==> design.v <==
`timescale 1ns / 1ps
module judge(
	input [63:0]num,
	output [15:0] judge
    );
assign judge[0] = (num[3:0]==4'b0000)?1'b0:1'b1;	
assign judge[1] = (num[7:4]==4'b0000)?1'b0:1'b1;
assign judge[2] = (num[11:8]==4'b0000)?1'b0:1'b1;
assign judge[3] = (num[15:12]==4'b0000)?1'b0:1'b1;
assign judge[4] = (num[19:16]==4'b0000)?1'b0:1'b1;
assign judge[5] = (num[23:20]==4'b0000)?1'b0:1'b1;
assign judge[6] = (num[27:24]==4'b0000)?1'b0:1'b1;
assign judge[7] = (num[31:28]==4'b0000)?1'b0:1'b1;
assign judge[8] = (num[35:32]==4'b0000)?1'b0:1'b1;
assign judge[9] = (num[39:36]==4'b0000)?1'b0:1'b1;
assign judge[10] = (num[43:40]==4'b0000)?1'b0:1'b1;
assign judge[11] = (num[47:44]==4'b0000)?1'b0:1'b1;
assign judge[12] = (num[51:48]==4'b0000)?1'b0:1'b1;
assign judge[13] = (num[55:52]==4'b0000)?1'b0:1'b1;
assign judge[14] = (num[59:56]==4'b0000)?1'b0:1'b1;
assign judge[15] = (num[63:60]==4'b0000)?1'b0:1'b1;
endmodule
`timescale 1ns / 1ps
module GameModeEazy(
input wire clk,
input wire rst,
input wire load,
input wire [63:0] load_board,
input wire [3:0]btn,
input wire [3:0]mode,
output wire [63:0] num,
output wire [15:0] judge
    );
reg [63:0] num_reg; 
reg [63:0] num_reg_last;
reg [3:0]position_reg;
reg [1:0]count;
assign num = num_reg;
judge m0(.num(num),.judge(judge));
always @ (posedge clk)
if (rst) begin
	num_reg = 64'b0001000000000000000000000000000000000000000000000000000000010000;
	count = 2'b00;
end
else if (load) begin
	num_reg = load_board;
end
else if (mode==4'b0011) begin
	if (count==2'b11) count=2'b00; else count=count+1'b1;
	num_reg_last=num_reg;
		if (btn[0]==1)
		begin		
			if (num_reg[3:0]==4'b0000)
				begin
					num_reg[3:0]=num_reg[19:16];
					num_reg[19:16]=4'b0000;
				end
			if (num_reg[7:4]==4'b0000)
				begin
					num_reg[7:4]=num_reg[23:20];
					num_reg[23:20]=4'b0000;
				end	
			if (num_reg[11:8]==4'b0000)
				begin
					num_reg[11:8]=num_reg[27:24];
					num_reg[27:24]=4'b0000;
				end	
			if (num_reg[15:12]==4'b0000)
				begin
					num_reg[15:12]=num_reg[31:28];
					num_reg[31:28]=4'b0000;
				end	
			if (num_reg[19:16]==4'b0000)
				begin
					num_reg[19:16]=num_reg[35:32];
					num_reg[35:32]=4'b0000;
				end
			if (num_reg[23:20]==4'b0000)
				begin
					num_reg[23:20]=num_reg[39:36];
					num_reg[39:36]=4'b0000;
				end	
			if (num_reg[27:24]==4'b0000)
				begin
					num_reg[27:24]=num_reg[43:40];
					num_reg[43:40]=4'b0000;
				end	
			if (num_reg[31:28]==4'b0000)
				begin
					num_reg[31:28]=num_reg[47:44];
					num_reg[47:44]=4'b0000;
				end	
			if (num_reg[3:0]==4'b0000)
				begin
					num_reg[3:0]=num_reg[19:16];
					num_reg[19:16]=4'b0000;
				end
			if (num_reg[7:4]==4'b0000)
				begin
					num_reg[7:4]=num_reg[23:20];
					num_reg[23:20]=4'b0000;
				end	
			if (num_reg[11:8]==4'b0000)
				begin
					num_reg[11:8]=num_reg[27:24];
					num_reg[27:24]=4'b0000;
				end	
			if (num_reg[15:12]==4'b0000)
				begin
					num_reg[15:12]=num_reg[31:28];
					num_reg[31:28]=4'b0000;
				end	
			if (num_reg[35:32]==4'b0000)
				begin
					num_reg[35:32]=num_reg[51:48];
					num_reg[51:48]=4'b0000;
				end
			if (num_reg[39:36]==4'b0000)
				begin
					num_reg[39:36]=num_reg[55:52];
					num_reg[55:52]=4'b0000;
				end	
			if (num_reg[43:40]==4'b0000)
				begin
					num_reg[43:40]=num_reg[59:56];
					num_reg[59:56]=4'b0000;
				end	
			if (num_reg[47:44]==4'b0000)
				begin
					num_reg[47:44]=num_reg[63:60];
					num_reg[63:60]=4'b0000;
				end		
			if (num_reg[19:16]==4'b0000)
				begin
					num_reg[19:16]=num_reg[35:32];
					num_reg[35:32]=4'b0000;
				end
			if (num_reg[23:20]==4'b0000)
				begin
					num_reg[23:20]=num_reg[39:36];
					num_reg[39:36]=4'b0000;
				end	
			if (num_reg[27:24]==4'b0000)
				begin
					num_reg[27:24]=num_reg[43:40];
					num_reg[43:40]=4'b0000;
				end	
			if (num_reg[31:28]==4'b0000)
				begin
					num_reg[31:28]=num_reg[47:44];
					num_reg[47:44]=4'b0000;
				end	
			if (num_reg[3:0]==4'b0000)
				begin
					num_reg[3:0]=num_reg[19:16];
					num_reg[19:16]=4'b0000;
				end
			if (num_reg[7:4]==4'b0000)
				begin
					num_reg[7:4]=num_reg[23:20];
					num_reg[23:20]=4'b0000;
				end	
			if (num_reg[11:8]==4'b0000)
				begin
					num_reg[11:8]=num_reg[27:24];
					num_reg[27:24]=4'b0000;
				end	
			if (num_reg[15:12]==4'b0000)
				begin
					num_reg[15:12]=num_reg[31:28];
					num_reg[31:28]=4'b0000;
				end	
			if (num_reg[3:0]==num_reg[19:16] && num_reg[3:0]!=4'b0000)
				begin
					num_reg[3:0]=num_reg[3:0]+1'b1;
					num_reg[19:16]=4'b0000;
				end
			if (num_reg[7:4]==num_reg[23:20] && num_reg[7:4]!=4'b0000)
				begin
					num_reg[7:4]=num_reg[7:4]+1'b1;
					num_reg[23:20]=4'b0000;
				end	
			if (num_reg[11:8]==num_reg[27:24] && num_reg[11:8]!=4'b0000)
				begin
					num_reg[11:8]=num_reg[11:8]+1'b1;
					num_reg[27:24]=4'b0000;
				end	
			if (num_reg[15:12]==num_reg[31:28] && num_reg[15:12]!=4'b0000)
				begin
					num_reg[15:12]=num_reg[15:12]+1'b1;
					num_reg[31:28]=4'b0000;
				end	
			if (num_reg[35:32]==num_reg[19:16] && num_reg[35:32]!=4'b0000)
				begin
					num_reg[19:16]=num_reg[19:16]+1'b1;
					num_reg[35:32]=4'b0000;
				end
			if (num_reg[23:20]==num_reg[39:36] && num_reg[23:20]!=4'b000)
				begin
					num_reg[23:20]=num_reg[23:20]+1'b1;
					num_reg[39:36]=4'b0000;
				end	
			if (num_reg[43:40]==num_reg[27:24] && num_reg[43:40]!=4'b0000)
				begin
					num_reg[27:24]=num_reg[27:24]+1'b1;
					num_reg[43:40]=4'b0000;
				end	
			if (num_reg[47:44]==num_reg[31:28] && num_reg[47:44]!=4'b0000)
				begin
					num_reg[31:28]=num_reg[31:28]+1'b1;
					num_reg[47:44]=4'b0000;
				end	
			if (num_reg[35:32]==num_reg[51:48] && num_reg[35:32]!=4'b0000)
				begin
					num_reg[35:32]=num_reg[35:32]+1'b1;
					num_reg[51:48]=4'b0000;
				end
			if (num_reg[55:52]==num_reg[39:36] && num_reg[55:52]!=4'b0000) 
				begin
					num_reg[39:36]=num_reg[39:36]+1'b1;
					num_reg[55:52]=4'b0000;
				end	
			if (num_reg[43:40]==num_reg[59:56] && num_reg[43:40]!=4'b0000)
				begin
					num_reg[43:40]=num_reg[43:40]+1'b1;
					num_reg[59:56]=4'b0000;
				end	
			if (num_reg[47:44]==num_reg[63:60] && num_reg[47:44]!=4'b0000)
				begin
					num_reg[47:44]=num_reg[47:44]+1'b1;
					num_reg[63:60]=4'b0000;
				end		
			if (num_reg[3:0]==4'b0000)
				begin
					num_reg[3:0]=num_reg[19:16];
					num_reg[19:16]=4'b0000;
				end
			if (num_reg[7:4]==4'b0000)
				begin
					num_reg[7:4]=num_reg[23:20];
					num_reg[23:20]=4'b0000;
				end	
			if (num_reg[11:8]==4'b0000)
				begin
					num_reg[11:8]=num_reg[27:24];
					num_reg[27:24]=4'b0000;
				end	
			if (num_reg[15:12]==4'b0000)
				begin
					num_reg[15:12]=num_reg[31:28];
					num_reg[31:28]=4'b0000;
				end	
			if (num_reg[19:16]==4'b0000)
				begin
					num_reg[19:16]=num_reg[35:32];
					num_reg[35:32]=4'b0000;
				end
			if (num_reg[23:20]==4'b0000)
				begin
					num_reg[23:20]=num_reg[39:36];
					num_reg[39:36]=4'b0000;
				end	
			if (num_reg[27:24]==4'b0000)
				begin
					num_reg[27:24]=num_reg[43:40];
					num_reg[43:40]=4'b0000;
				end	
			if (num_reg[31:28]==4'b0000)
				begin
					num_reg[31:28]=num_reg[47:44];
					num_reg[47:44]=4'b0000;
				end	
			if (num_reg[3:0]==4'b0000)
				begin
					num_reg[3:0]=num_reg[19:16];
					num_reg[19:16]=4'b0000;
				end
			if (num_reg[7:4]==4'b0000)
				begin
					num_reg[7:4]=num_reg[23:20];
					num_reg[23:20]=4'b0000;
				end	
			if (num_reg[11:8]==4'b0000)
				begin
					num_reg[11:8]=num_reg[27:24];
					num_reg[27:24]=4'b0000;
				end	
			if (num_reg[15:12]==4'b0000)
				begin
					num_reg[15:12]=num_reg[31:28];
					num_reg[31:28]=4'b0000;
				end	
			if (num_reg[35:32]==4'b0000)
				begin
					num_reg[35:32]=num_reg[51:48];
					num_reg[51:48]=4'b0000;
				end
			if (num_reg[39:36]==4'b0000)
				begin
					num_reg[39:36]=num_reg[55:52];
					num_reg[55:52]=4'b0000;
				end	
			if (num_reg[43:40]==4'b0000)
				begin
					num_reg[43:40]=num_reg[59:56];
					num_reg[59:56]=4'b0000;
				end	
			if (num_reg[47:44]==4'b0000)
				begin
					num_reg[47:44]=num_reg[63:60];
					num_reg[63:60]=4'b0000;
				end		
			if (num_reg[19:16]==4'b0000)
				begin
					num_reg[19:16]=num_reg[35:32];
					num_reg[35:32]=4'b0000;
				end
			if (num_reg[23:20]==4'b0000)
				begin
					num_reg[23:20]=num_reg[39:36];
					num_reg[39:36]=4'b0000;
				end	
			if (num_reg[27:24]==4'b0000)
				begin
					num_reg[27:24]=num_reg[43:40];
					num_reg[43:40]=4'b0000;
				end	
			if (num_reg[31:28]==4'b0000)
				begin
					num_reg[31:28]=num_reg[47:44];
					num_reg[47:44]=4'b0000;
				end	
			if (num_reg[3:0]==4'b0000)
				begin
					num_reg[3:0]=num_reg[19:16];
					num_reg[19:16]=4'b0000;
				end
			if (num_reg[7:4]==4'b0000)
				begin
					num_reg[7:4]=num_reg[23:20];
					num_reg[23:20]=4'b0000;
				end	
			if (num_reg[11:8]==4'b0000)
				begin
					num_reg[11:8]=num_reg[27:24];
					num_reg[27:24]=4'b0000;
				end	
			if (num_reg[15:12]==4'b0000)
				begin
					num_reg[15:12]=num_reg[31:28];
					num_reg[31:28]=4'b0000;
				end	
			end		
	else if (btn[1]==1)
		begin	
			if (num_reg[51:48]==4'b0000)
				begin
					num_reg[51:48]=num_reg[35:32];
					num_reg[35:32]=4'b0000;
				end
			if (num_reg[55:52]==4'b0000)
				begin
					num_reg[55:52]=num_reg[39:36];
					num_reg[39:36]=4'b0000;
				end	
			if (num_reg[59:56]==4'b0000)
				begin
					num_reg[59:56]=num_reg[43:40];
					num_reg[43:40]=4'b0000;
				end	
			if (num_reg[63:60]==4'b0000)
				begin
					num_reg[63:60]=num_reg[47:44];
					num_reg[47:44]=4'b0000;
				end	
			if (num_reg[35:32]==4'b0000)
				begin
					num_reg[35:32]=num_reg[19:16];
					num_reg[19:16]=4'b0000;
				end
			if (num_reg[39:36]==4'b0000)
				begin
					num_reg[39:36]=num_reg[23:20];
					num_reg[23:20]=4'b0000;
				end	
			if (num_reg[43:40]==4'b0000)
				begin
					num_reg[43:40]=num_reg[27:24];
					num_reg[27:24]=4'b0000;
				end	
			if (num_reg[47:44]==4'b0000)
				begin
					num_reg[47:44]=num_reg[31:28];
					num_reg[31:28]=4'b0000;
				end	
			if (num_reg[51:48]==4'b0000)
				begin
					num_reg[51:48]=num_reg[35:32];
					num_reg[35:32]=4'b0000;
				end
			if (num_reg[55:52]==4'b0000)
				begin
					num_reg[55:52]=num_reg[39:36];
					num_reg[39:36]=4'b0000;
				end	
			if (num_reg[59:56]==4'b0000)
				begin
					num_reg[59:56]=num_reg[43:40];
					num_reg[43:40]=4'b0000;
				end	
			if (num_reg[63:60]==4'b0000)
				begin
					num_reg[63:60]=num_reg[47:44];
					num_reg[47:44]=4'b0000;
				end	
			if (num_reg[19:16]==4'b0000)
				begin
					num_reg[19:16]=num_reg[3:0];
					num_reg[3:0]=4'b0000;
				end
			if (num_reg[23:20]==4'b0000)
				begin
					num_reg[23:20]=num_reg[7:4];
					num_reg[7:4]=4'b0000;
				end	
			if (num_reg[27:24]==4'b0000)
				begin
					num_reg[27:24]=num_reg[11:8];
					num_reg[11:8]=4'b0000;
				end	
			if (num_reg[31:28]==4'b0000)
				begin
					num_reg[31:28]=num_reg[15:12];
					num_reg[15:12]=4'b0000;
				end		
			if (num_reg[35:32]==4'b0000)
				begin
					num_reg[35:32]=num_reg[19:16];
					num_reg[19:16]=4'b0000;
				end
			if (num_reg[39:36]==4'b0000)
				begin
					num_reg[39:36]=num_reg[23:20];
					num_reg[23:20]=4'b0000;
				end	
			if (num_reg[43:40]==4'b0000)
				begin
					num_reg[43:40]=num_reg[27:24];
					num_reg[27:24]=4'b0000;
				end	
			if (num_reg[47:44]==4'b0000)
				begin
					num_reg[47:44]=num_reg[31:28];
					num_reg[31:28]=4'b0000;
				end	
			if (num_reg[51:48]==4'b0000)
				begin
					num_reg[51:48]=num_reg[35:32];
					num_reg[35:32]=4'b0000;
				end
			if (num_reg[55:52]==4'b0000)
				begin
					num_reg[55:52]=num_reg[39:36];
					num_reg[39:36]=4'b0000;
				end	
			if (num_reg[59:56]==4'b0000)
				begin
					num_reg[59:56]=num_reg[43:40];
					num_reg[43:40]=4'b0000;
				end	
			if (num_reg[63:60]==4'b0000)
				begin
					num_reg[63:60]=num_reg[47:44];
					num_reg[47:44]=4'b0000;
				end	
			if (num_reg[51:48]==num_reg[35:32] && num_reg[51:48]!=4'b0000)
				begin
					num_reg[51:48]=num_reg[51:48]+1'b1;
					num_reg[35:32]=4'b0000;
				end
			if (num_reg[55:52]==num_reg[39:36] && num_reg[55:52]!=4'b0000)
				begin
					num_reg[55:52]=num_reg[55:52]+1'b1;
					num_reg[39:36]=4'b0000;
				end	
			if (num_reg[59:56]==num_reg[43:40] && num_reg[59:56]!=4'b0000)
				begin
					num_reg[59:56]=num_reg[59:56]+1'b1;
					num_reg[43:40]=4'b0000;
				end	
			if (num_reg[63:60]==num_reg[47:44] && num_reg[63:60]!=4'b0000)
				begin
					num_reg[63:60]=num_reg[63:60]+1'b1;
					num_reg[47:44]=4'b0000;
				end	
			if (num_reg[35:32]==num_reg[19:16] && num_reg[35:32]!=4'b0000)
				begin
					num_reg[35:32]=num_reg[35:32]+1'b1;
					num_reg[19:16]=4'b0000;
				end
			if (num_reg[39:36]==num_reg[23:20] && num_reg[39:36]!=4'b0000)
				begin
					num_reg[39:36]=num_reg[39:36]+1'b1;
					num_reg[23:20]=4'b0000;
				end	
			if (num_reg[43:40]==num_reg[27:24] && num_reg[43:40]!=4'b0000)
				begin
					num_reg[43:40]=num_reg[43:40]+1'b1;
					num_reg[27:24]=4'b0000;
				end	
			if (num_reg[47:44]==num_reg[31:28] && num_reg[47:44]!=4'b0000)
				begin
					num_reg[47:44]=num_reg[47:44]+1'b1;
					num_reg[31:28]=4'b0000;
				end	
			if (num_reg[19:16]==num_reg[3:0] && num_reg[19:16]!=4'b0000)
				begin
					num_reg[19:16]=num_reg[19:16]+1'b1;
					num_reg[3:0]=4'b0000;
				end
			if (num_reg[23:20]==num_reg[7:4] && num_reg[23:20]!=4'b0000)
				begin
					num_reg[23:20]=num_reg[23:20]+1'b1;
					num_reg[7:4]=4'b0000;
				end	
			if (num_reg[27:24]==num_reg[11:8] && num_reg[27:24]!=4'b0000)
				begin
					num_reg[27:24]=num_reg[27:24]+1'b1;
					num_reg[11:8]=4'b0000;
				end	
			if (num_reg[31:28]==num_reg[15:12] && num_reg[31:28]!=4'b0000)
				begin
					num_reg[31:28]=num_reg[31:28]+1'b1;
					num_reg[15:12]=4'b0000;
				end		
			if (num_reg[51:48]==4'b0000)
				begin
					num_reg[51:48]=num_reg[35:32];
					num_reg[35:32]=4'b0000;
				end
			if (num_reg[55:52]==4'b0000)
				begin
					num_reg[55:52]=num_reg[39:36];
					num_reg[39:36]=4'b0000;
				end	
			if (num_reg[59:56]==4'b0000)
				begin
					num_reg[59:56]=num_reg[43:40];
					num_reg[43:40]=4'b0000;
				end	
			if (num_reg[63:60]==4'b0000)
				begin
					num_reg[63:60]=num_reg[47:44];
					num_reg[47:44]=4'b0000;
				end	
			if (num_reg[35:32]==4'b0000)
				begin
					num_reg[35:32]=num_reg[19:16];
					num_reg[19:16]=4'b0000;
				end
			if (num_reg[39:36]==4'b0000)
				begin
					num_reg[39:36]=num_reg[23:20];
					num_reg[23:20]=4'b0000;
				end	
			if (num_reg[43:40]==4'b0000)
				begin
					num_reg[43:40]=num_reg[27:24];
					num_reg[27:24]=4'b0000;
				end	
			if (num_reg[47:44]==4'b0000)
				begin
					num_reg[47:44]=num_reg[31:28];
					num_reg[31:28]=4'b0000;
				end	
			if (num_reg[51:48]==4'b0000)
				begin
					num_reg[51:48]=num_reg[35:32];
					num_reg[35:32]=4'b0000;
				end
			if (num_reg[55:52]==4'b0000)
				begin
					num_reg[55:52]=num_reg[39:36];
					num_reg[39:36]=4'b0000;
				end	
			if (num_reg[59:56]==4'b0000)
				begin
					num_reg[59:56]=num_reg[43:40];
					num_reg[43:40]=4'b0000;
				end	
			if (num_reg[63:60]==4'b0000)
				begin
					num_reg[63:60]=num_reg[47:44];
					num_reg[47:44]=4'b0000;
				end	
			if (num_reg[19:16]==4'b0000)
				begin
					num_reg[19:16]=num_reg[3:0];
					num_reg[3:0]=4'b0000;
				end
			if (num_reg[23:20]==4'b0000)
				begin
					num_reg[23:20]=num_reg[7:4];
					num_reg[7:4]=4'b0000;
				end	
			if (num_reg[27:24]==4'b0000)
				begin
					num_reg[27:24]=num_reg[11:8];
					num_reg[11:8]=4'b0000;
				end	
			if (num_reg[31:28]==4'b0000)
				begin
					num_reg[31:28]=num_reg[15:12];
					num_reg[15:12]=4'b0000;
				end		
			if (num_reg[35:32]==4'b0000)
				begin
					num_reg[35:32]=num_reg[19:16];
					num_reg[19:16]=4'b0000;
				end
			if (num_reg[39:36]==4'b0000)
				begin
					num_reg[39:36]=num_reg[23:20];
					num_reg[23:20]=4'b0000;
				end	
			if (num_reg[43:40]==4'b0000)
				begin
					num_reg[43:40]=num_reg[27:24];
					num_reg[27:24]=4'b0000;
				end	
			if (num_reg[47:44]==4'b0000)
				begin
					num_reg[47:44]=num_reg[31:28];
					num_reg[31:28]=4'b0000;
				end	
			if (num_reg[51:48]==4'b0000)
				begin
					num_reg[51:48]=num_reg[35:32];
					num_reg[35:32]=4'b0000;
				end
			if (num_reg[55:52]==4'b0000)
				begin
					num_reg[55:52]=num_reg[39:36];
					num_reg[39:36]=4'b0000;
				end	
			if (num_reg[59:56]==4'b0000)
				begin
					num_reg[59:56]=num_reg[43:40];
					num_reg[43:40]=4'b0000;
				end	
			if (num_reg[63:60]==4'b0000)
				begin
					num_reg[63:60]=num_reg[47:44];
					num_reg[47:44]=4'b0000;
				end	
			end	
	else if(btn[2]==1)
	begin
			if (num_reg[3:0]==4'b0000)
				begin
					num_reg[3:0]=num_reg[7:4];
					num_reg[7:4]=4'b0000;
				end
			if (num_reg[19:16]==4'b0000)
				begin
					num_reg[19:16]=num_reg[23:20];
					num_reg[23:20]=4'b0000;
				end	
			if (num_reg[35:32]==4'b0000)
				begin
					num_reg[35:32]=num_reg[39:36];
					num_reg[39:36]=4'b0000;
				end	
			if (num_reg[51:48]==4'b0000)
				begin
					num_reg[51:48]=num_reg[55:52];
					num_reg[55:52]=4'b0000;
				end	
			if (num_reg[7:4]==4'b0000)
				begin
					num_reg[7:4]=num_reg[11:8];
					num_reg[11:8]=4'b0000;
				end
			if (num_reg[23:20]==4'b0000)
				begin
					num_reg[23:20]=num_reg[27:24];
					num_reg[27:24]=4'b0000;
				end	
			if (num_reg[39:36]==4'b0000)
				begin
					num_reg[39:36]=num_reg[43:40];
					num_reg[43:40]=4'b0000;
				end	
			if (num_reg[55:52]==4'b0000)
				begin
					num_reg[55:52]=num_reg[59:56];
					num_reg[59:56]=4'b0000;
				end	
			if (num_reg[3:0]==4'b0000)
				begin
					num_reg[3:0]=num_reg[7:4];
					num_reg[7:4]=4'b0000;
				end
			if (num_reg[19:16]==4'b0000)
				begin
					num_reg[19:16]=num_reg[23:20];
					num_reg[23:20]=4'b0000;
				end	
			if (num_reg[35:32]==4'b0000)
				begin
					num_reg[35:32]=num_reg[39:36];
					num_reg[39:36]=4'b0000;
				end	
			if (num_reg[51:48]==4'b0000)
				begin
					num_reg[51:48]=num_reg[55:52];
					num_reg[55:52]=4'b0000;
				end	
			if (num_reg[11:8]==4'b0000)
				begin
					num_reg[11:8]=num_reg[15:12];
					num_reg[15:12]=4'b0000;
				end
			if (num_reg[27:24]==4'b0000)
				begin
					num_reg[27:24]=num_reg[31:28];
					num_reg[31:28]=4'b0000;
				end	
			if (num_reg[43:40]==4'b0000)
				begin
					num_reg[43:40]=num_reg[47:44];
					num_reg[47:44]=4'b0000;
				end	
			if (num_reg[59:56]==4'b0000)
				begin
					num_reg[59:56]=num_reg[63:60];
					num_reg[63:60]=4'b0000;
				end		
			if (num_reg[7:4]==4'b0000)
				begin
					num_reg[7:4]=num_reg[11:8];
					num_reg[11:8]=4'b0000;
				end
			if (num_reg[23:20]==4'b0000)
				begin
					num_reg[23:20]=num_reg[27:24];
					num_reg[27:24]=4'b0000;
				end	
			if (num_reg[39:36]==4'b0000)
				begin
					num_reg[39:36]=num_reg[43:40];
					num_reg[43:40]=4'b0000;
				end	
			if (num_reg[55:52]==4'b0000)
				begin
					num_reg[55:52]=num_reg[59:56];
					num_reg[59:56]=4'b0000;
				end	
			if (num_reg[3:0]==4'b0000)
				begin
					num_reg[3:0]=num_reg[7:4];
					num_reg[7:4]=4'b0000;
				end
			if (num_reg[19:16]==4'b0000)
				begin
					num_reg[19:16]=num_reg[23:20];
					num_reg[23:20]=4'b0000;
				end	
			if (num_reg[35:32]==4'b0000)
				begin
					num_reg[35:32]=num_reg[39:36];
					num_reg[39:36]=4'b0000;
				end	
			if (num_reg[51:48]==4'b0000)
				begin
					num_reg[51:48]=num_reg[55:52];
					num_reg[55:52]=4'b0000;
				end	
			if (num_reg[3:0]==num_reg[7:4] && num_reg[3:0]!=4'b0000)
				begin
					num_reg[3:0]=num_reg[3:0]+1'b1;
					num_reg[7:4]=4'b0000;
				end
			if (num_reg[19:16]==num_reg[23:20] && num_reg[19:16]!=4'b0000)
				begin
					num_reg[19:16]=num_reg[19:16]+1'b1;
					num_reg[23:20]=4'b0000;
				end	
			if (num_reg[35:32]==num_reg[39:36] && num_reg[35:32]!=4'b0000)
				begin
					num_reg[35:32]=num_reg[35:32]+1'b1;
					num_reg[39:36]=4'b0000;
				end	
			if (num_reg[51:48]==num_reg[55:52] && num_reg[51:48]!=4'b0000)
				begin
					num_reg[51:48]=num_reg[51:48]+1'b1;
					num_reg[55:52]=4'b0000;
				end	
			if (num_reg[7:4]==num_reg[11:8] && num_reg[7:4]!=4'b0000)
				begin
					num_reg[7:4]=num_reg[7:4]+1'b1;
					num_reg[11:8]=4'b0000;
				end
			if (num_reg[23:20]==num_reg[27:24] && num_reg[23:20]!=4'b0000)
				begin
					num_reg[23:20]=num_reg[23:20]+1'b1;
					num_reg[27:24]=4'b0000;
				end	
			if (num_reg[39:36]==num_reg[43:40] && num_reg[39:36]!=4'b0000)
				begin
					num_reg[39:36]=num_reg[39:36]+1'b1;
					num_reg[43:40]=4'b0000;
				end	
			if (num_reg[55:52]==num_reg[59:56] && num_reg[55:52]!=4'b0000)
				begin
					num_reg[55:52]=num_reg[55:52]+1'b1;
					num_reg[59:56]=4'b0000;
				end	
			if (num_reg[11:8]==num_reg[15:12] && num_reg[11:8]!=4'b0000)
				begin
					num_reg[11:8]=num_reg[11:8]+1'b1;
					num_reg[15:12]=4'b0000;
				end
			if (num_reg[27:24]==num_reg[31:28] && num_reg[27:24]!=4'b0000)
				begin
					num_reg[27:24]=num_reg[27:24]+1'b1;
					num_reg[31:28]=4'b0000;
				end	
			if (num_reg[43:40]==num_reg[47:44] && num_reg[43:40]!=4'b0000)
				begin
					num_reg[43:40]=num_reg[43:40]+1'b1;
					num_reg[47:44]=4'b0000;
				end	
			if (num_reg[59:56]==num_reg[63:60] && num_reg[59:56]!=4'b0000)
				begin
					num_reg[59:56]=num_reg[59:56]+1'b1;
					num_reg[63:60]=4'b0000;
				end		
			if (num_reg[3:0]==4'b0000)
				begin
					num_reg[3:0]=num_reg[7:4];
					num_reg[7:4]=4'b0000;
				end
			if (num_reg[19:16]==4'b0000)
				begin
					num_reg[19:16]=num_reg[23:20];
					num_reg[23:20]=4'b0000;
				end	
			if (num_reg[35:32]==4'b0000)
				begin
					num_reg[35:32]=num_reg[39:36];
					num_reg[39:36]=4'b0000;
				end	
			if (num_reg[51:48]==4'b0000)
				begin
					num_reg[51:48]=num_reg[55:52];
					num_reg[55:52]=4'b0000;
				end	
			if (num_reg[7:4]==4'b0000)
				begin
					num_reg[7:4]=num_reg[11:8];
					num_reg[11:8]=4'b0000;
				end
			if (num_reg[23:20]==4'b0000)
				begin
					num_reg[23:20]=num_reg[27:24];
					num_reg[27:24]=4'b0000;
				end	
			if (num_reg[39:36]==4'b0000)
				begin
					num_reg[39:36]=num_reg[43:40];
					num_reg[43:40]=4'b0000;
				end	
			if (num_reg[55:52]==4'b0000)
				begin
					num_reg[55:52]=num_reg[59:56];
					num_reg[59:56]=4'b0000;
				end	
			if (num_reg[3:0]==4'b0000)
				begin
					num_reg[3:0]=num_reg[7:4];
					num_reg[7:4]=4'b0000;
				end
			if (num_reg[19:16]==4'b0000)
				begin
					num_reg[19:16]=num_reg[23:20];
					num_reg[23:20]=4'b0000;
				end	
			if (num_reg[35:32]==4'b0000)
				begin
					num_reg[35:32]=num_reg[39:36];
					num_reg[39:36]=4'b0000;
				end	
			if (num_reg[51:48]==4'b0000)
				begin
					num_reg[51:48]=num_reg[55:52];
					num_reg[55:52]=4'b0000;
				end	
			if (num_reg[11:8]==4'b0000)
				begin
					num_reg[11:8]=num_reg[15:12];
					num_reg[15:12]=4'b0000;
				end
			if (num_reg[27:24]==4'b0000)
				begin
					num_reg[27:24]=num_reg[31:28];
					num_reg[31:28]=4'b0000;
				end	
			if (num_reg[43:40]==4'b0000)
				begin
					num_reg[43:40]=num_reg[47:44];
					num_reg[47:44]=4'b0000;
				end	
			if (num_reg[59:56]==4'b0000)
				begin
					num_reg[59:56]=num_reg[63:60];
					num_reg[63:60]=4'b0000;
				end		
			if (num_reg[7:4]==4'b0000)
				begin
					num_reg[7:4]=num_reg[11:8];
					num_reg[11:8]=4'b0000;
				end
			if (num_reg[23:20]==4'b0000)
				begin
					num_reg[23:20]=num_reg[27:24];
					num_reg[27:24]=4'b0000;
				end	
			if (num_reg[39:36]==4'b0000)
				begin
					num_reg[39:36]=num_reg[43:40];
					num_reg[43:40]=4'b0000;
				end	
			if (num_reg[55:52]==4'b0000)
				begin
					num_reg[55:52]=num_reg[59:56];
					num_reg[59:56]=4'b0000;
				end	
			if (num_reg[3:0]==4'b0000)
				begin
					num_reg[3:0]=num_reg[7:4];
					num_reg[7:4]=4'b0000;
				end
			if (num_reg[19:16]==4'b0000)
				begin
					num_reg[19:16]=num_reg[23:20];
					num_reg[23:20]=4'b0000;
				end	
			if (num_reg[35:32]==4'b0000)
				begin
					num_reg[35:32]=num_reg[39:36];
					num_reg[39:36]=4'b0000;
				end	
			if (num_reg[51:48]==4'b0000)
				begin
					num_reg[51:48]=num_reg[55:52];
					num_reg[55:52]=4'b0000;
				end	
		end	
	else if(btn[3]==1)
	begin		
			if (num_reg[15:12]==4'b0000)
				begin
					num_reg[15:12]=num_reg[11:8];
					num_reg[11:8]=4'b0000;
				end
			if (num_reg[31:28]==4'b0000)
				begin
					num_reg[31:28]=num_reg[27:24];
					num_reg[27:24]=4'b0000;
				end	
			if (num_reg[47:44]==4'b0000)
				begin
					num_reg[47:44]=num_reg[43:40];
					num_reg[43:40]=4'b0000;
				end	
			if (num_reg[63:60]==4'b0000)
				begin
					num_reg[63:60]=num_reg[59:56];
					num_reg[59:56]=4'b0000;
				end	
			if (num_reg[11:8]==4'b0000)
				begin
					num_reg[11:8]=num_reg[7:4];
					num_reg[7:4]=4'b0000;
				end
			if (num_reg[27:24]==4'b0000)
				begin
					num_reg[27:24]=num_reg[23:20];
					num_reg[23:20]=4'b0000;
				end	
			if (num_reg[43:40]==4'b0000)
				begin
					num_reg[43:40]=num_reg[39:36];
					num_reg[39:36]=4'b0000;
				end	
			if (num_reg[59:56]==4'b0000)
				begin
					num_reg[59:56]=num_reg[55:52];
					num_reg[55:52]=4'b0000;
				end	
			if (num_reg[15:12]==4'b0000)
				begin
					num_reg[15:12]=num_reg[11:8];
					num_reg[11:8]=4'b0000;
				end
			if (num_reg[31:28]==4'b0000)
				begin
					num_reg[31:28]=num_reg[27:24];
					num_reg[27:24]=4'b0000;
				end	
			if (num_reg[47:44]==4'b0000)
				begin
					num_reg[47:44]=num_reg[43:40];
					num_reg[43:40]=4'b0000;
				end	
			if (num_reg[63:60]==4'b0000)
				begin
					num_reg[63:60]=num_reg[59:56];
					num_reg[59:56]=4'b0000;
				end	
			if (num_reg[7:4]==4'b0000)
				begin
					num_reg[7:4]=num_reg[3:0];
					num_reg[3:0]=4'b0000;
				end
			if (num_reg[23:20]==4'b0000)
				begin
					num_reg[23:20]=num_reg[19:16];
					num_reg[19:16]=4'b0000;
				end	
			if (num_reg[39:36]==4'b0000)
				begin
					num_reg[39:36]=num_reg[35:32];
					num_reg[35:32]=4'b0000;
				end	
			if (num_reg[55:52]==4'b0000)
				begin
					num_reg[55:52]=num_reg[51:48];
					num_reg[51:48]=4'b0000;
				end		
			if (num_reg[11:8]==4'b0000)
				begin
					num_reg[11:8]=num_reg[7:4];
					num_reg[7:4]=4'b0000;
				end
			if (num_reg[27:24]==4'b0000)
				begin
					num_reg[27:24]=num_reg[23:20];
					num_reg[23:20]=4'b0000;
				end	
			if (num_reg[43:40]==4'b0000)
				begin
					num_reg[43:40]=num_reg[39:36];
					num_reg[39:36]=4'b0000;
				end	
			if (num_reg[59:56]==4'b0000)
				begin
					num_reg[59:56]=num_reg[55:52];
					num_reg[55:52]=4'b0000;
				end	
			if (num_reg[15:12]==4'b0000)
				begin
					num_reg[15:12]=num_reg[11:8];
					num_reg[11:8]=4'b0000;
				end
			if (num_reg[31:28]==4'b0000)
				begin
					num_reg[31:28]=num_reg[27:24];
					num_reg[27:24]=4'b0000;
				end	
			if (num_reg[47:44]==4'b0000)
				begin
					num_reg[47:44]=num_reg[43:40];
					num_reg[43:40]=4'b0000;
				end	
			if (num_reg[63:60]==4'b0000)
				begin
					num_reg[63:60]=num_reg[59:56];
					num_reg[59:56]=4'b0000;
				end	
			if (num_reg[15:12]==num_reg[11:8] && num_reg[15:12]!=4'b0000)
				begin
					num_reg[15:12]=num_reg[15:12]+1'b1;
					num_reg[11:8]=4'b0000;
				end
			if (num_reg[31:28]==num_reg[27:24] && num_reg[31:28]!=4'b0000)
				begin
					num_reg[31:28]=num_reg[31:28]+1'b1;
					num_reg[27:24]=4'b0000;
				end	
			if (num_reg[47:44]==num_reg[43:40] && num_reg[47:44]!=4'b0000)
				begin
					num_reg[47:44]=num_reg[47:44]+1'b1;
					num_reg[43:40]=4'b0000;
				end	
			if (num_reg[63:60]==num_reg[59:56] && num_reg[63:60]!=4'b0000)
				begin
					num_reg[63:60]=num_reg[63:60]+1'b1;
					num_reg[59:56]=4'b0000;
				end	
			if (num_reg[11:8]==num_reg[7:4] && num_reg[11:8]!=4'b0000)
				begin
					num_reg[11:8]=num_reg[11:8]+1'b1;
					num_reg[7:4]=4'b0000;
				end
			if (num_reg[27:24]==num_reg[23:20] && num_reg[27:24]!=4'b0000)
				begin
					num_reg[27:24]=num_reg[27:24]+1'b1;
					num_reg[23:20]=4'b0000;
				end	
			if (num_reg[43:40]==num_reg[39:36] && num_reg[43:40]!=4'b0000)
				begin
					num_reg[43:40]=num_reg[43:40]+1'b1;
					num_reg[39:36]=4'b0000;
				end	
			if (num_reg[59:56]==num_reg[55:52] && num_reg[59:56]!=4'b0000)
				begin
					num_reg[59:56]=num_reg[59:56]+1'b1;
					num_reg[55:52]=4'b0000;
				end	
			if (num_reg[7:4]==num_reg[3:0] && num_reg[7:4]!=4'b0000)
				begin
					num_reg[7:4]=num_reg[7:4]+1'b1;
					num_reg[3:0]=4'b0000;
				end
			if (num_reg[23:20]==num_reg[19:16] && num_reg[23:20]!=4'b0000)
				begin
					num_reg[23:20]=num_reg[23:20]+1'b1;
					num_reg[19:16]=4'b0000;
				end	
			if (num_reg[39:36]==num_reg[35:32] && num_reg[39:36]!=4'b0000)
				begin
					num_reg[39:36]=num_reg[39:36]+1'b1;
					num_reg[35:32]=4'b0000;
				end	
			if (num_reg[55:52]==num_reg[51:48] && num_reg[55:52]!=4'b0000)
				begin
					num_reg[55:52]=num_reg[55:52]+1'b1;
					num_reg[51:48]=4'b0000;
				end		
			if (num_reg[15:12]==4'b0000)
				begin
					num_reg[15:12]=num_reg[11:8];
					num_reg[11:8]=4'b0000;
				end
			if (num_reg[31:28]==4'b0000)
				begin
					num_reg[31:28]=num_reg[27:24];
					num_reg[27:24]=4'b0000;
				end	
			if (num_reg[47:44]==4'b0000)
				begin
					num_reg[47:44]=num_reg[43:40];
					num_reg[43:40]=4'b0000;
				end	
			if (num_reg[63:60]==4'b0000)
				begin
					num_reg[63:60]=num_reg[59:56];
					num_reg[59:56]=4'b0000;
				end	
			if (num_reg[11:8]==4'b0000)
				begin
					num_reg[11:8]=num_reg[7:4];
					num_reg[7:4]=4'b0000;
				end
			if (num_reg[27:24]==4'b0000)
				begin
					num_reg[27:24]=num_reg[23:20];
					num_reg[23:20]=4'b0000;
				end	
			if (num_reg[43:40]==4'b0000)
				begin
					num_reg[43:40]=num_reg[39:36];
					num_reg[39:36]=4'b0000;
				end	
			if (num_reg[59:56]==4'b0000)
				begin
					num_reg[59:56]=num_reg[55:52];
					num_reg[55:52]=4'b0000;
				end	
			if (num_reg[15:12]==4'b0000)
				begin
					num_reg[15:12]=num_reg[11:8];
					num_reg[11:8]=4'b0000;
				end
			if (num_reg[31:28]==4'b0000)
				begin
					num_reg[31:28]=num_reg[27:24];
					num_reg[27:24]=4'b0000;
				end	
			if (num_reg[47:44]==4'b0000)
				begin
					num_reg[47:44]=num_reg[43:40];
					num_reg[43:40]=4'b0000;
				end	
			if (num_reg[63:60]==4'b0000)
				begin
					num_reg[63:60]=num_reg[59:56];
					num_reg[59:56]=4'b0000;
				end	
			if (num_reg[7:4]==4'b0000)
				begin
					num_reg[7:4]=num_reg[3:0];
					num_reg[3:0]=4'b0000;
				end
			if (num_reg[23:20]==4'b0000)
				begin
					num_reg[23:20]=num_reg[19:16];
					num_reg[19:16]=4'b0000;
				end	
			if (num_reg[39:36]==4'b0000)
				begin
					num_reg[39:36]=num_reg[35:32];
					num_reg[35:32]=4'b0000;
				end	
			if (num_reg[55:52]==4'b0000)
				begin
					num_reg[55:52]=num_reg[51:48];
					num_reg[51:48]=4'b0000;
				end		
			if (num_reg[11:8]==4'b0000)
				begin
					num_reg[11:8]=num_reg[7:4];
					num_reg[7:4]=4'b0000;
				end
			if (num_reg[27:24]==4'b0000)
				begin
					num_reg[27:24]=num_reg[23:20];
					num_reg[23:20]=4'b0000;
				end	
			if (num_reg[43:40]==4'b0000)
				begin
					num_reg[43:40]=num_reg[39:36];
					num_reg[39:36]=4'b0000;
				end	
			if (num_reg[59:56]==4'b0000)
				begin
					num_reg[59:56]=num_reg[55:52];
					num_reg[55:52]=4'b0000;
				end	
			if (num_reg[15:12]==4'b0000)
				begin
					num_reg[15:12]=num_reg[11:8];
					num_reg[11:8]=4'b0000;
				end
			if (num_reg[31:28]==4'b0000)
				begin
					num_reg[31:28]=num_reg[27:24];
					num_reg[27:24]=4'b0000;
				end	
			if (num_reg[47:44]==4'b0000)
				begin
					num_reg[47:44]=num_reg[43:40];
					num_reg[43:40]=4'b0000;
				end	
			if (num_reg[63:60]==4'b0000)
				begin
					num_reg[63:60]=num_reg[59:56];
					num_reg[59:56]=4'b0000;
				end	
		end	
		if (num_reg !=num_reg_last) begin
		if (count==2'b00) position_reg=4'b0000;
		if (count==2'b01) position_reg=4'b0101;
		if (count==2'b10) position_reg=4'b1010;
		if (count==2'b11) position_reg=4'b1111;
		if (num_reg[4*position_reg+3]!=0 || num_reg[4*position_reg+2]!=0 || num_reg[4*position_reg+1]!=0 ||num_reg[4*position_reg]!=0) position_reg=(position_reg==4'b1111)?4'b0000:position_reg+1'b1;
		if (num_reg[4*position_reg+3]!=0 || num_reg[4*position_reg+2]!=0 || num_reg[4*position_reg+1]!=0 ||num_reg[4*position_reg]!=0) position_reg=(position_reg==4'b1111)?4'b0000:position_reg+1'b1;
		if (num_reg[4*position_reg+3]!=0 || num_reg[4*position_reg+2]!=0 || num_reg[4*position_reg+1]!=0 ||num_reg[4*position_reg]!=0) position_reg=(position_reg==4'b1111)?4'b0000:position_reg+1'b1;
		if (num_reg[4*position_reg+3]!=0 || num_reg[4*position_reg+2]!=0 || num_reg[4*position_reg+1]!=0 ||num_reg[4*position_reg]!=0) position_reg=(position_reg==4'b1111)?4'b0000:position_reg+1'b1;
		if (num_reg[4*position_reg+3]!=0 || num_reg[4*position_reg+2]!=0 || num_reg[4*position_reg+1]!=0 ||num_reg[4*position_reg]!=0) position_reg=(position_reg==4'b1111)?4'b0000:position_reg+1'b1;
		if (num_reg[4*position_reg+3]!=0 || num_reg[4*position_reg+2]!=0 || num_reg[4*position_reg+1]!=0 ||num_reg[4*position_reg]!=0) position_reg=(position_reg==4'b1111)?4'b0000:position_reg+1'b1;
		if (num_reg[4*position_reg+3]!=0 || num_reg[4*position_reg+2]!=0 || num_reg[4*position_reg+1]!=0 ||num_reg[4*position_reg]!=0) position_reg=(position_reg==4'b1111)?4'b0000:position_reg+1'b1;
		if (num_reg[4*position_reg+3]!=0 || num_reg[4*position_reg+2]!=0 || num_reg[4*position_reg+1]!=0 ||num_reg[4*position_reg]!=0) position_reg=(position_reg==4'b1111)?4'b0000:position_reg+1'b1;
		if (num_reg[4*position_reg+3]!=0 || num_reg[4*position_reg+2]!=0 || num_reg[4*position_reg+1]!=0 ||num_reg[4*position_reg]!=0) position_reg=(position_reg==4'b1111)?4'b0000:position_reg+1'b1;
		if (num_reg[4*position_reg+3]!=0 || num_reg[4*position_reg+2]!=0 || num_reg[4*position_reg+1]!=0 ||num_reg[4*position_reg]!=0) position_reg=(position_reg==4'b1111)?4'b0000:position_reg+1'b1;
		if (num_reg[4*position_reg+3]!=0 || num_reg[4*position_reg+2]!=0 || num_reg[4*position_reg+1]!=0 ||num_reg[4*position_reg]!=0) position_reg=(position_reg==4'b1111)?4'b0000:position_reg+1'b1;
		if (num_reg[4*position_reg+3]!=0 || num_reg[4*position_reg+2]!=0 || num_reg[4*position_reg+1]!=0 ||num_reg[4*position_reg]!=0) position_reg=(position_reg==4'b1111)?4'b0000:position_reg+1'b1;
		if (num_reg[4*position_reg+3]!=0 || num_reg[4*position_reg+2]!=0 || num_reg[4*position_reg+1]!=0 ||num_reg[4*position_reg]!=0) position_reg=(position_reg==4'b1111)?4'b0000:position_reg+1'b1;
		if (num_reg[4*position_reg+3]!=0 || num_reg[4*position_reg+2]!=0 || num_reg[4*position_reg+1]!=0 ||num_reg[4*position_reg]!=0) position_reg=(position_reg==4'b1111)?4'b0000:position_reg+1'b1;
		if (num_reg[4*position_reg+3]!=0 || num_reg[4*position_reg+2]!=0 || num_reg[4*position_reg+1]!=0 ||num_reg[4*position_reg]!=0) position_reg=(position_reg==4'b1111)?4'b0000:position_reg+1'b1;
		if (num_reg[4*position_reg+3]!=0 || num_reg[4*position_reg+2]!=0 || num_reg[4*position_reg+1]!=0 ||num_reg[4*position_reg]!=0) position_reg=(position_reg==4'b1111)?4'b0000:position_reg+1'b1;
		if (num_reg[3:0]>4'b0111 || num_reg[7:4]>4'b0111 || num_reg[11:8]>4'b0111 || num_reg[15:12]>4'b0111 || 
			 num_reg[19:16]>4'b0111 || num_reg[23:20]>4'b0111 || num_reg[27:24]>4'b0111 || num_reg[31:28]>4'b0111 ||
			 num_reg[35:32]>4'b0111 || num_reg[39:36]>4'b0111 || num_reg[43:40]>4'b0111 || num_reg[47:44]>4'b0111 ||
			 num_reg[51:48]>4'b0111 || num_reg[55:52]>4'b0111 || num_reg[59:56]>4'b0111 || num_reg[63:60]>4'b0111)
		num_reg[4*position_reg +: 4]=4'b0010;
		else
		num_reg[4*position_reg +: 4]=4'b0001;
	end	
end	
endmodule
==> run.sh <==
#!/bin/bash
# the make line also repeats each setting of config.mk as NAME=value (left out here)
make -C /OpenROAD-flow-scripts/flow DESIGN_CONFIG=/design/flow/config.mk WORK_HOME=/design/flow/orfs CLKGATE_MAP_FILE= finish
==> config.mk <==
export PLATFORM = sky130hd
export DESIGN_NAME = GameModeEazy
export DESIGN_NICKNAME = GameModeEazy
export VERILOG_FILES = /design/flow/design.v
export SDC_FILE = /design/flow/constraint.sdc
export NUM_CORES = 4
export LEC_CHECK = 0
export CAP_MARGIN = 20
export CORE_MARGIN = 2
export CORE_UTILIZATION = 30
export GPL_ROUTABILITY_DRIVEN = 1
export SETUP_SLACK_MARGIN = 5.0
export SLEW_MARGIN = 20
==> constraint.sdc <==
create_clock -name core_clock -period 27.6 [get_ports {clk}]
set_input_delay 5.5200 -clock core_clock [delete_from_list [all_inputs] [get_ports {clk}]]
set_output_delay 5.5200 -clock core_clock [all_outputs]
set_load 0.01 [all_outputs]
==> results of run 1 <==
metal layers:
layer	vias up	part of all wire	routed length [um]
met2	5291	0.39	116000
met5	-	0.0015	457
met4	29	0.078	23470
met1	31660	0.38	112400
li1	27870	-	-
met3	1350	0.16	46690
metrics by stage:
step | TNS, ns | utilization | cell area, um2 | hold slack (ns)
finish | 0 | 0.4087 | 61070 | 0.5716
global placement | 0 | 0.3417 | 51060 | 0.5449
floorplan | 0 | - | 46040 | 0.5268
global route | 0 | 0.4085 | 61040 | 0.6296
detailed placement | -2.633 | 0.3417 | 51060 | 0.5550
CTS | 0 | 0.3838 | 57350 | 0.5673
what timing repair did:
item                       4_1_cts  5_1_grt
setup buffers                  292      157
gates cloned                    15        4
setup endpoints to repair       67       67
gates resized                  706      478
pin swaps                      170      233
area by class of cell:
class	count	area, um2	area share
multi-input cells	6022	46180	0.7563
repair inverters	1	6.256	0.0001024
repair buffers	1034	9384	0.1537
clock buffers	10	229.0	0.003750
well taps	2016	2522	0.04131
flip-flops and latches	69	1486	0.02434
clock inverters	6	62.56	0.001024
inverters	277	1160	0.01899
diodes	13	32.53	0.0005327
==> out/metrics.sh, run 1 <==
WORST_HOLD_PATH.NUM_CELLS=2
SYNTH-WARNING-COUNT=1
FINAL_ANTENNA_NET_COUNT=0
DR.FIRST_ITER.DRC_COUNT=10330
CTS_SINKS=69
SYNTH.TOP_CELLS.BY_COUNT='sky130_fd_sc_hd__a21oi_1, sky130_fd_sc_hd__nor2_1, sky130_fd_sc_hd__nand2_1'
TIMING.FINAL.WS_SETUP_NS=2.788
UNREPAIRED_SETUP_ENDPOINTS_AFTER_GLOBAL_ROUTING='true'
SYNTH_TOP_FLOP_CELL='sky130_fd_sc_hd__dfxtp_1'
SYNTHESIS.NETS=7016
SYNTH_TOP_CELL_BY_COUNT='sky130_fd_sc_hd__a21oi_1'
PLACE_WORST_SETUP_SLACK_NS=-0.2876
STARTPOINT='num_reg[62]'
HTREE_LEVELS=3
POSTSYNTH.ASYNCRESETSHARE=0
GRT_USAGE=0.3651
DIE_BOUNDARY_HEIGHT_UM=391.3
POST_SYNTH_MAIN_LOGIC_FAMILY='AND-OR/OR-AND gates'
FINAL_CELL_COUNT_NO_FILL=9448
IOPINCOUNT=155
SYNTH-EDFF-COUNT=3
TIMING.RR.START='num_reg[62]'
TRITONCTS.NUM_BUFFERS=9
YOSYS-STAT-AREA_UM2=45000
TIMING.HOLD.WORST_ENDPOINT='count[0]'
YS_SEQ_FRAC=0.03137
WARNINGS=74
WIRE_LENGTH_OF_THE_FIRST_GLOBAL_ROUTING_PASS_UM=419200
GRT_MAX_DEGREE=73
CP.REQUIRED_NS=27.88
FMAXACHIEVABLE_GHz=0.04030
CAPTURE_POINT_OF_THE_WORST_REG_TO_REG_PATH='num_reg[1]'
SYN-INSTANCE-COUNT=6829
YOSYS-TOP-CELLS-AREA='sky130_fd_sc_hd__a21oi_1, sky130_fd_sc_hd__nor2_1, sky130_fd_sc_hd__nand2_1, sky130_fd_sc_hd__xnor2_1, sky130_fd_sc_hd__o21ai_0'
DP_HPWL_UM=219900
MAX-CAP-VIOLATIONS=0
LARGEST_AREA_CELL='sky130_fd_sc_hd__a21oi_1'
NUMBER_OF_INSTANCES_IN_THE_PLACED_DESIGN=8951
TIGHTEST_HOLD_CHECK_TYPE='register to register'
CTS_TREE='yes'
INITIAL_UTILIZATION=0.3011
YS_FF=69
N_FILL_CELL=15470
STATUS='finished clean'
YS_CELLS=6829
POSTCTSHOLDBUFS=0
TIMING.FINAL.CRIT_SHARE=0.8990
TIMING.CRITICAL_PATH.ARRIVAL_NS=25.09
CRITICAL-PATH-TOP-DELAY-FAMILY='AND-OR/OR-AND gates'
CP-ENDPOINT='num_reg[1]'
START_POINT_OF_THE_WORST_MIN_DELAY_PATH='count[0]'
TIMING_HOLD_VIOLATIONS_FINAL=0
CP_SLOWEST_STAGE_DELAY_NS=0.72
CP.DEPTH=109
GROUTE.LAYER.MET2.USAGE=0.5100
CRIT_PATH_MAX_FANOUT=14
GLOBAL_ROUTE.USAGE.MET1=0.4584
ROWS=142
WORST-SLEW-PIN-TRANSITION_NS=1.298
SYNTHXORXNORAREAFRAC=0.06206
AOI_SHARE=0.4426
FINALWEIGHTEDCONGESTION=1.119
FLOORPLAN.DIE.WIDTH_UM=391.3
DRT_PRE_ANTENNA_ITERS=14
WORST-R2R-SETUP-SLACK_NS=2.79
CRIT_PATH_TOP_DELAY_CELL='sky130_fd_sc_hd__inv_1'
PLACE.PORT_BUFFERS=154
SYNTH_ADDER_AREA_SHARE=0.03203
VIASPERCELL=7.006
CRITPATHKIND='register to register'
WORST_SETUP_PATH_START_KIND='register'
GRT_REMAINING_OVERFLOW=0
MUXSHAREOFSYNTHAREA=0.08139
ANTENNA_FOUND_INITIAL=26
FINALWORSTPATHREQUIREDPERIOD_NS=24.81
WORST-R2R-CELL-COUNT=109
AREA_GROWTH_SYN_TO_LAYOUT_PCT=35.71
ROUTE.DETAILED.DRC=0
VIA_COUNT_OF_THE_FIRST_GLOBAL_ROUTING_PASS=59420
CLOCK.LATENCY.LATE_PIN_NS=0.42
FINISH.NET_COUNT=7601
CP_COMMON_CELL='sky130_fd_sc_hd__ha_4'
FINAL.SETUP_SKEW_NS=0.04028
FLOORPLAN.DIE_AREA_UM2=153100
GLOBAL_ROUTE.USAGE.MET3=0.1582
SYNTH.CELL_AREA_UM2=45000
SETUP_VIOLATIONS=0
WORST_SETUP_HOLD_PATH_CLK_SLEW_NS=0.08
POSTROUTEWIRELENGTH_UM=299000
AVGROUTEDWIREPERCELL_UM=31.65
CRITICAL_PATH.N_BUFFERS_INVERTERS=21
CTS-ROOT-TO-SINK-BUFFERS=2
GRT_BUSIEST_LAYER='met2'
CRIT_PATH_END_KIND='register'
VIAS=66190
POSTSYNTHAREAPERCELL_UM2=6.589
NETLIST.AREA_LEADER.SHARE=0.06896
SLEW-LIMIT-HEADROOM=0.1339
CLOCKROOTBUFFER='sky130_fd_sc_hd__clkbuf_16'
SLEW_VIOLATIONS=0
POST_SYNTH_CELL_TYPES=149
SYNTHSIMPLEGATEAREAFRAC=0.2818
FP.COREAREA_UM2=149400
==> run 2: changes to the inputs <==
- CORE_UTILIZATION: 30 -> 58
- GPL_ROUTABILITY_DRIVEN: 1 -> not set
- SETUP_SLACK_MARGIN: 5.0 -> not set
- clock period: 27.6 -> 18.7 ns (I/O delays scaled with it)
==> out/metrics.sh, run 2 <==
SYNTH_TOP_FLOP_CELL='sky130_fd_sc_hd__dfxtp_1'
POST_SYNTH_CELL_TYPES=149  # unchanged
PLACE.PORT_BUFFERS=154  # unchanged
POST_SYNTH_MAIN_LOGIC_FAMILY='AND-OR/OR-AND gates'
YS_SEQ_FRAC=0.03137  # unchanged
TRITONCTS.NUM_BUFFERS=9  # unchanged
FIRST-ERROR='[ERROR GRT-0116] Global routing finished with congestion. Check the congestion regions in the DRC Viewer.'
SYNTH-WARNING-COUNT=1  # unchanged
CLOCKROOTBUFFER='sky130_fd_sc_hd__clkbuf_16'
PLACED_CELL_AREA_UM2=68890  # +35%
FLOORPLAN.DIE_AREA_UM2=79830  # -48%
FINALWEIGHTEDCONGESTION=1.353  # +21%
SYNTH_ADDER_AREA_SHARE=0.03203  # unchanged
SYN-INSTANCE-COUNT=6829  # unchanged
GRT_USAGE=0.9523
FP.COREAREA_UM2=77080  # -48%
SYNTHSIMPLEGATEAREAFRAC=0.2818  # unchanged
YOSYS-STAT-AREA_UM2=45000  # unchanged
YS_FF=69  # unchanged
POSTCTSHOLDBUFS=0  # unchanged
POSTSYNTHAREAPERCELL_UM2=6.589  # unchanged
MUXSHAREOFSYNTHAREA=0.08139  # unchanged
SYNTH_TOP_CELL_BY_COUNT='sky130_fd_sc_hd__a21oi_1'
STATUS='did not finish'
POSTSYNTH.ASYNCRESETSHARE=0  # unchanged
SYNTH.CELL_AREA_UM2=45000  # unchanged
FLOORPLAN.DIE.WIDTH_UM=282.5  # -28%
DIE_BOUNDARY_HEIGHT_UM=282.5  # -28%
HTREE_LEVELS=3  # unchanged
YS_CELLS=6829  # unchanged
LARGEST_AREA_CELL='sky130_fd_sc_hd__a21oi_1'
GRT_REMAINING_OVERFLOW=2940
SYNTHESIS.NETS=7016  # unchanged
SYNTH.TOP_CELLS.BY_COUNT='sky130_fd_sc_hd__a21oi_1, sky130_fd_sc_hd__nor2_1, sky130_fd_sc_hd__nand2_1'
YOSYS-TOP-CELLS-AREA='sky130_fd_sc_hd__a21oi_1, sky130_fd_sc_hd__nor2_1, sky130_fd_sc_hd__nand2_1, sky130_fd_sc_hd__xnor2_1, sky130_fd_sc_hd__o21ai_0'
LASTSTAGE='5_1_grt'
AOI_SHARE=0.4426  # unchanged
ROWS=102  # -28%
INITIAL_UTILIZATION=0.5837  # +0.2826
IOPINCOUNT=155  # unchanged
DP_HPWL_UM=223100  # +1.5%
NETLIST.AREA_LEADER.SHARE=0.06896  # unchanged
CTS_SINKS=69  # unchanged
SYNTHXORXNORAREAFRAC=0.06206  # unchanged
CTS-ROOT-TO-SINK-BUFFERS=2  # unchanged
SYNTH-EDFF-COUNT=3  # unchanged
PLACE_WORST_SETUP_SLACK_NS=-7.037  # -6.749 ns
run 2: what timing repair did:
action	CTS
pin swaps	152
setup buffers	166
resized	342
gates cloned	2
endpoints found under the setup margin	67
run 2: routing by layer:
layer | GRT usage | overflow
met5 | 0.7326 | 24
met4 | 0.9921 | 724
met3 | 0.8501 | 186
met1 | 0.9072 | 222
met2 | 1.091 | 1784
run 2: metrics by stage:
| stage | setup TNS (ns) | std cells |
|---|---|---|
| 4_1_cts | -317.51 | 10680 |
| 3_3_place_gp | -367.49 | 10500 |
| 2_1_floorplan | -389.26 | 6829 |
| 3_5_place_dp | -451.71 | 10500 |
==> run 3: changes to the inputs <==
- CORE_UTILIZATION: 58 -> 51
- GPL_ROUTABILITY_DRIVEN: not set -> 1
- clock period: 18.7 -> 24.4 ns (I/O delays scaled with it)
==> out/metrics.sh, run 3 <==
STATUS='complete, but fails checks'
VIOLATIONS='setup timing'
ROUTE.DETAILED.DRC=0
TIMING.CRITICAL_PATH.ARRIVAL_NS=24.70
SYNTH-WARNING-COUNT=1  # unchanged
POST_SYNTH_CELL_TYPES=149  # unchanged
CRIT_PATH_END_KIND='register'
AREA_GROWTH_SYN_TO_LAYOUT_PCT=33.92
POSTROUTEWIRELENGTH_UM=271900
WARNINGS=73
SYNTH.CELL_AREA_UM2=45000  # unchanged
ROWS=108  # +5.9%
SETUP_VIOLATIONS=10
MET2_WIRELENGTH_UM=101500
CTS-ROOT-TO-SINK-BUFFERS=2  # unchanged
WORST_SETUP_HOLD_PATH_CLK_SLEW_NS=0.06
AVGROUTEDWIREPERCELL_UM=29.95
SYNTHESIS.NETS=7016  # unchanged
N_FILL_CELL=7675
SYN-INSTANCE-COUNT=6829  # unchanged
YS_CELLS=6829  # unchanged
NETLIST.AREA_LEADER.SHARE=0.06896  # unchanged
UNREPAIRED_SETUP_ENDPOINTS_AFTER_GLOBAL_ROUTING='true'
WORST_HOLD_PATH.NUM_CELLS=2
VIASPERCELL=7.575
WIRE_LENGTH_OF_THE_FIRST_GLOBAL_ROUTING_PASS_UM=385500
TIGHTEST_HOLD_CHECK_TYPE='register to register'
SLEW-LIMIT-HEADROOM=0.05691
CP_COMMON_CELL='sky130_fd_sc_hd__mux4_2'
CAPTURE_POINT_OF_THE_WORST_REG_TO_REG_PATH='num_reg[1]'
CRITICAL_PATH.N_BUFFERS_INVERTERS=17
TIMING.SETUP.TNS_NS=-0.4357
TOPROUTINGLAYERUSED='met5'
FP.COREAREA_UM2=87160  # +13%
GRT_MAX_DEGREE=83
HTREE_LEVELS=3  # unchanged
TIMING.FINAL.WS_SETUP_NS=-0.08298
CRIT_PATH_MAX_FANOUT=7
SYNTHSIMPLEGATEAREAFRAC=0.2818  # unchanged
TIMING.RR.START='num_reg[35]'
POSTSYNTH.ASYNCRESETSHARE=0  # unchanged
POSTCTSHOLDBUFS=0  # unchanged
FINALWORSTPATHREQUIREDPERIOD_NS=24.48
WORST-SLEW-PIN-TRANSITION_NS=1.409
CRITPATHKIND='input pin to register'
LARGEST_AREA_CELL='sky130_fd_sc_hd__a21oi_1'
WORST-R2R-CELL-COUNT=107
SYNTHXORXNORAREAFRAC=0.06206  # unchanged
FMAXACHIEVABLE_GHz=0.04084
DR.FIRST_ITER.DRC_COUNT=12190
MUXSHAREOFSYNTHAREA=0.08139  # unchanged
FINALWEIGHTEDCONGESTION=1.228  # -9.2%
MET3ROUTEDLENGTH_UM=49060
PLACE_WORST_SETUP_SLACK_NS=-1.053  # +5.984 ns
FINAL-COMB-AREA_UM2=43520
IOPINCOUNT=155  # unchanged
GRT_USAGE=0.5562
REGAREA_UM2=1450
VIAS=68760
FINAL.SETUP_SKEW_NS=0.01241
CRITICAL-PATH-TOP-DELAY-FAMILY='multiplexers'
FLOORPLAN.DIE_AREA_UM2=90620  # +14%
DIE_BOUNDARY_HEIGHT_UM=301.0  # +6.5%
FINISH.NET_COUNT=8085
SYNTH_TOP_FLOP_CELL='sky130_fd_sc_hd__dfxtp_1'
TIMING_HOLD_VIOLATIONS_FINAL=0
WORST_SETUP_PATH_START_KIND='input pin'
YOSYS-STAT-AREA_UM2=45000  # unchanged
CTS_TREE='yes'
TRITONCTS.NUM_BUFFERS=9  # unchanged
DP_HPWL_UM=207900  # -6.8%
MAX-CAP-VIOLATIONS=0
CP.REQUIRED_NS=24.61
CP_SLOWEST_STAGE_DELAY_NS=1.09
CP-ENDPOINT='num_reg[1]'
ANTENNA_FOUND_INITIAL=32
AOI_SHARE=0.4426  # unchanged
POSTSYNTHAREAPERCELL_UM2=6.589  # unchanged
YS_SEQ_FRAC=0.03137  # unchanged
SYNTH-EDFF-COUNT=3  # unchanged
FINAL_ANTENNA_NET_COUNT=0
GRT_REMAINING_OVERFLOW=0
DRT_PRE_ANTENNA_ITERS=13
SLEW_VIOLATIONS=0
SYNTH_ADDER_AREA_SHARE=0.03203  # unchanged
CLOCK.LATENCY.LATE_PIN_NS=0.36
STARTPOINT='btn[0]'
POST_SYNTH_MAIN_LOGIC_FAMILY='AND-OR/OR-AND gates'
CRIT_PATH_TOP_DELAY_CELL='sky130_fd_sc_hd__nor2_1'
VIA_COUNT_OF_THE_FIRST_GLOBAL_ROUTING_PASS=60340
SYNTH.TOP_CELLS.BY_COUNT='sky130_fd_sc_hd__a21oi_1, sky130_fd_sc_hd__nor2_1, sky130_fd_sc_hd__nand2_1'
FLOORPLAN.DIE.WIDTH_UM=301.0  # +6.5%
TIMING.FINAL.CRIT_SHARE=1.003
CLOCKROOTBUFFER='sky130_fd_sc_hd__clkbuf_16'
START_POINT_OF_THE_WORST_MIN_DELAY_PATH='count[0]'
CP.DEPTH=86
TIMING.HOLD.WORST_ENDPOINT='count[0]'
WORST-R2R-SETUP-SLACK_NS=-0.04
CTS_SINKS=69  # unchanged
SYNTH_TOP_CELL_BY_COUNT='sky130_fd_sc_hd__a21oi_1'
YOSYS-TOP-CELLS-AREA='sky130_fd_sc_hd__a21oi_1, sky130_fd_sc_hd__nor2_1, sky130_fd_sc_hd__nand2_1, sky130_fd_sc_hd__xnor2_1, sky130_fd_sc_hd__o21ai_0'
YS_FF=69  # unchanged
INITIAL_UTILIZATION=0.5163  # -0.06747
PLACE.PORT_BUFFERS=154  # unchanged
M1WIRELENGTH_UM=93590
run 3: stage by stage:
step | cells | hold slack [ns] | util | area, um2
after floorplan | 6829 | 0.5268 | - | 46000
after global placement | 8901 | 0.5557 | 0.6461 | 56310
after detailed placement | 8901 | 0.5550 | 0.6461 | 56310
after CTS | 8948 | 0.5638 | 0.6580 | 57350
after global routing | 9059 | 0.6145 | 0.6909 | 60210
final | 9078 | 0.5728 | 0.6914 | 60260
run 3: routing by layer:
metal / global-route usage / vias up
li1: - / 28780
met1: 0.6644 / 31610
met2: 0.7555 / 6403
met3: 0.2804 / 1942
met4: 0.4110 / 27
met5: 0 / -
run 3: repair_timing:
action,in CTS,in global routing
setup endpoints to repair,64,67
pin swaps,32,192
buffers inserted,30,108
hold endpoints to repair,0,0
cloned,1,3
gates resized,102,416
run 3: area by class of cell:
cell class,count,share of cell area
sequential,69,0.02406
clock buffer,10,0.003966
antenna,20,0.0008305
inverter,277,0.01796
clock inverter,6,0.001557
timing repair buffer,1520,0.2055
multi-input combinational,6021,0.7221
tap,1155,0.02398
